## mul_op
module mul_op #(parameter INPUTS = 2,
		parameter OUTPUTS = 1,
		parameter DATA_IN_SIZE = 32,
		parameter DATA_OUT_SIZE = 32)
		(
		input clk,
		input rst,
		input [INPUTS * (DATA_IN_SIZE)- 1 : 0]data_in_bus,
		input [INPUTS - 1 : 0]valid_in_bus,
		output [INPUTS - 1 : 0] ready_in_bus,
		output [OUTPUTS * (DATA_OUT_SIZE) - 1 : 0]data_out_bus,
		output [OUTPUTS - 1 : 0]valid_out_bus,
		input 	[OUTPUTS - 1 : 0] ready_out_bus
);
Size: ~1900 cells after synthesis, about 160 flip-flops.
Settings: LEC_CHECK=0, CAP_MARGIN=0, CELL_PAD_IN_SITES_GLOBAL_PLACEMENT=0, CORE_ASPECT_RATIO=0.92, CORE_MARGIN=2, CORE_UTILIZATION=72, CTS_CLUSTER_DIAMETER=28, CTS_CLUSTER_SIZE=33, MIN_ROUTING_LAYER=met1, PLACE_DENSITY=0.67, SETUP_SLACK_MARGIN=1.94, SLEW_MARGIN=20; clock period 6.84 ns.
run.sh (not shown) runs the stock make flow with config.mk's settings and CLKGATE_MAP_FILE=.
The starting point produced a layout that fails on negative setup slack.
==> next run, changes <==
CORE_ASPECT_RATIO = default   (was 0.92)
CTS_CLUSTER_SIZE = 50   (was 33)
PLACE_DENSITY = default   (was 0.67)
PLACE_DENSITY_LB_ADDON = 0.0   (was default)
TNS_END_PERCENT = 60   (was default)
clock period = 6.54 ns   (was 6.84 ns; I/O delays follow)
Result:
- The changed run finished but fails on negative setup slack
- clock skew came out lower by 5.9 ps
- register-to-register slack loses 410 ps
- die size barely changes
- flip-flop count does not change
- global-route usage goes up by 3.1 points
- design area goes up by 2.2%
- final cell count increases by 2.9%
- fmax shrinks by 1.5%
- clock-buffer cell count is unchanged
==> next run, changes <==
CAP_MARGIN = 20   (was 0)
CELL_PAD_IN_SITES_GLOBAL_PLACEMENT = default   (was 0)
CORE_UTILIZATION = 40   (was 72)
CTS_CLUSTER_DIAMETER = default   (was 28)
CTS_CLUSTER_SIZE = default   (was 50)
MIN_ROUTING_LAYER = default   (was met1)
PLACE_DENSITY_LB_ADDON = default   (was 0.0)
SETUP_SLACK_MARGIN = default   (was 1.94)
TNS_END_PERCENT = default   (was 60)
clock period = 8.0 ns   (was 6.54 ns; I/O delays follow)
Outcome: The new run went through all stages and came out clean. Final area goes down by a little under a tenth. Worst setup slack improves by 1100 ps. Global-route usage falls by 20 points. Non-clock buffer count goes down by 199. Wire length is lower by about a fifth. First-iteration DRC count drops by well over a third. Synthesized cell count stays the same. Hold slack improved by 4.3 ps.
==> next run, changes <==
CAP_MARGIN = 0   (was 20)
CELL_PAD_IN_SITES_GLOBAL_PLACEMENT = 3   (was default)
CTS_CLUSTER_DIAMETER = 307   (was default)
CTS_CLUSTER_SIZE = 46   (was default)
PLACE_DENSITY_LB_ADDON = 0.25   (was default)
TNS_END_PERCENT = 25   (was default)
Setup slack gains 34 ps.
Maximum frequency rises slightly.
Synthesized area stays the same.
Die area is unchanged.
Final area rises slightly.
Cell count rises slightly.
Count of clock-buffer cells in the layout rises by 1.
Hold slack loses 5.0 ps.


== job 2514 ==
The RTL this note starts from:
==> flow/design.v <==
module joinC #(parameter N = 5)(
	input [N - 1 : 0] valid_in,
	output reg  [N - 1 : 0] ready_in,
	output valid_out,
	input ready_out
);
	assign valid_out = &valid_in; 
	reg[N - 1 : 0] singleValid;
	integer i, j;
	always @(*)begin
		for(i = 0; i < N; i = i + 1)begin
			singleValid[i] = 1;
			for(j = 0; j < N; j = j + 1)
				if(i != j)
					singleValid[i] = singleValid[i] & valid_in[j];
		end
		for(i = 0; i < N; i = i + 1)begin
			ready_in[i] = singleValid[i] & ready_out;
		end
	end
endmodule
module OEHB #(parameter INPUTS = 1,
		parameter OUTPUTS = 1,
		parameter DATA_IN_SIZE = 32,
		parameter DATA_OUT_SIZE = 32)
	(
		input clk,
		input rst,
		input [INPUTS * (DATA_IN_SIZE)- 1 : 0]data_in_bus,
		input [INPUTS - 1 : 0]valid_in_bus,
		output [INPUTS - 1 : 0] ready_in_bus,
		output [OUTPUTS * (DATA_OUT_SIZE) - 1 : 0]data_out_bus,
		output reg [OUTPUTS - 1 : 0]valid_out_bus,
		input 	[OUTPUTS - 1 : 0] ready_out_bus
);
	wire reg_en;
	reg [DATA_IN_SIZE - 1 : 0] data_reg;
	always@(posedge clk, posedge rst)
		if(rst)
			valid_out_bus[0] <= 0;
		else
			valid_out_bus[0] <= valid_in_bus[0] | ~ready_in_bus[0];
	always@(posedge clk, posedge rst)
		if(rst)
			data_reg <= 0;
		else if(reg_en)
			data_reg <= data_in_bus[0 * DATA_IN_SIZE +: DATA_IN_SIZE];
	assign data_out_bus[0 * DATA_OUT_SIZE +: DATA_OUT_SIZE] = data_reg;
	assign ready_in_bus[0] = ~valid_out_bus[0] | ready_out_bus[0];
	assign reg_en = ready_in_bus[0] & valid_in_bus[0];
endmodule
module delay_buffer #(parameter SIZE = 32) (
	input clk, rst,
	input valid_in, ready_in,
	output valid_out
);
	reg [SIZE - 1 : 0] shift_reg;
	always @(posedge clk)begin
		if(ready_in | rst)
			shift_reg[0] <= valid_in;
	end
	always @(posedge clk)begin
		if(rst)
			shift_reg[SIZE - 1 : 1] <= 0;
		else if(ready_in)
			shift_reg[SIZE - 1 : 1] <= shift_reg[SIZE - 2 : 0];
	end
	assign valid_out = shift_reg[SIZE - 1];
endmodule
module mul_4_stage (
	input clk, ce,
	input[31 : 0] a,
	input [31 : 0] b,
	output [31 : 0] p
);
	reg [31 : 0] a_reg, b_reg, q0, q1, q2;
	wire [63 : 0] mul_wire;
	assign mul_wire = a_reg * b_reg;
	wire [31 : 0] mul;
	assign mul = mul_wire[31 : 0];
	always @(posedge clk)
		if(ce)begin
			a_reg <= a;
			b_reg <= b;
			q0 <= mul;
			q1 <= q0;
			q2 <= q1;
		end
	assign p = q2;
endmodule
module mul_op #(parameter INPUTS = 2,
		parameter OUTPUTS = 1,
		parameter DATA_IN_SIZE = 32,
		parameter DATA_OUT_SIZE = 32)
		(
		input clk,
		input rst,
		input [INPUTS * (DATA_IN_SIZE)- 1 : 0]data_in_bus,
		input [INPUTS - 1 : 0]valid_in_bus,
		output [INPUTS - 1 : 0] ready_in_bus,
		output [OUTPUTS * (DATA_OUT_SIZE) - 1 : 0]data_out_bus,
		output [OUTPUTS - 1 : 0]valid_out_bus,
		input 	[OUTPUTS - 1 : 0] ready_out_bus
);
	localparam LATENCY = 4;
	wire [2 * DATA_OUT_SIZE - 1 : 0] temp_result;
	wire join_valid;
	wire buff_valid, oehb_valid, oehb_ready;
	wire oehb_dataOut, oehb_datain;
	joinC #(.N(INPUTS)) add_fork(.valid_in(valid_in_bus), .ready_in(ready_in_bus), .valid_out(join_valid), .ready_out(oehb_ready));
	mul_4_stage multiply_unit (.clk(clk), .ce(oehb_ready), .a(data_in_bus[0 * DATA_IN_SIZE +: DATA_IN_SIZE]), .b(data_in_bus[1 * DATA_IN_SIZE +: DATA_IN_SIZE]), .p(data_out_bus[0 * DATA_OUT_SIZE +: DATA_OUT_SIZE]));
	delay_buffer #(.SIZE(LATENCY - 1))delay_buff(.clk(clk), .rst(rst), .valid_in(join_valid), .ready_in(oehb_ready), .valid_out(buff_valid));
	OEHB #(.INPUTS(1), .OUTPUTS(1), .DATA_IN_SIZE(1), .DATA_OUT_SIZE(1)) oehb_buffer (.clk(clk), .rst(rst),
										 .data_in_bus(1'b0), .valid_in_bus(buff_valid), .ready_in_bus(oehb_ready),
										 .data_out_bus(oehb_dataOut), .valid_out_bus(valid_out_bus[0]), .ready_out_bus(ready_out_bus[0]));
endmodule
export LEC_CHECK = 0
export ABC_AREA = 1
export CAP_MARGIN = 20
export CORE_MARGIN = 2
export CORE_UTILIZATION = 72
export CTS_CLUSTER_DIAMETER = 227
export CTS_CLUSTER_SIZE = 94
export SETUP_SLACK_MARGIN = 0.66
export SLEW_MARGIN = 20
create_clock -name core_clock -period 3.52 [get_ports {clk}]
STATUS run=job 2514 STAGES=ALL_DONE FINAL_CHECKS=FAILED CAUSE=negative setup slack
Edits applied to the flow inputs when going from job 2514 to job 2016:
- CTS_CLUSTER_SIZE no longer set, was 94
- ABC_AREA no longer set, was 1
- SETUP_SLACK_MARGIN no longer set, was 0.66
- CORE_UTILIZATION now 10, was 72
- CTS_CLUSTER_DIAMETER no longer set, was 227
- the clock period (ns, I/O delays scaled along) now 8.92, was 3.52
### Flow results
Summary of job 2514 and job 2016: one run falls short of a clean finish, namely job 2514.
The layout from job 2514, despite a flow that completed every stage, fails the layout checks, with the failing checks listed as negative setup slack.
Area of the chip of job 2016 exceeds that of job 2514 by more than 100%.
From job 2514 to job 2016 the numbers moved as follows: clock network latency to the later pin of the worst-skew pair -0.02 ns, post-synth area from yosys stat went down 0.0011 mm2.
> inputs changed (job 2016 -> job 882)
- changing CORE_UTILIZATION from 10 to 66
- changing the clock period (ns, I/O delays scaled along) from 8.92 to 6.53
## What came out
- Against job 2016, job 882 comes in about 9% higher on number of nets in the layout.
- Re total number of cells along the worst setup path: no difference whatsoever between job 2016 and job 882.
- Vertical die dimension delta for job 882 relative to job 2016: 61% lower
- In the tables for job 2016 and job 882, total die size reads lower with job 882.
- Job 2016 ended with every stage complete and zero timing, DRC or antenna violations.
- Complete run, failing final checks: job 882, reason negative setup slack.
- Job 2016 → job 882: setup violation total in the final timing report moved up; synthesis-to-finish area growth has decreased.
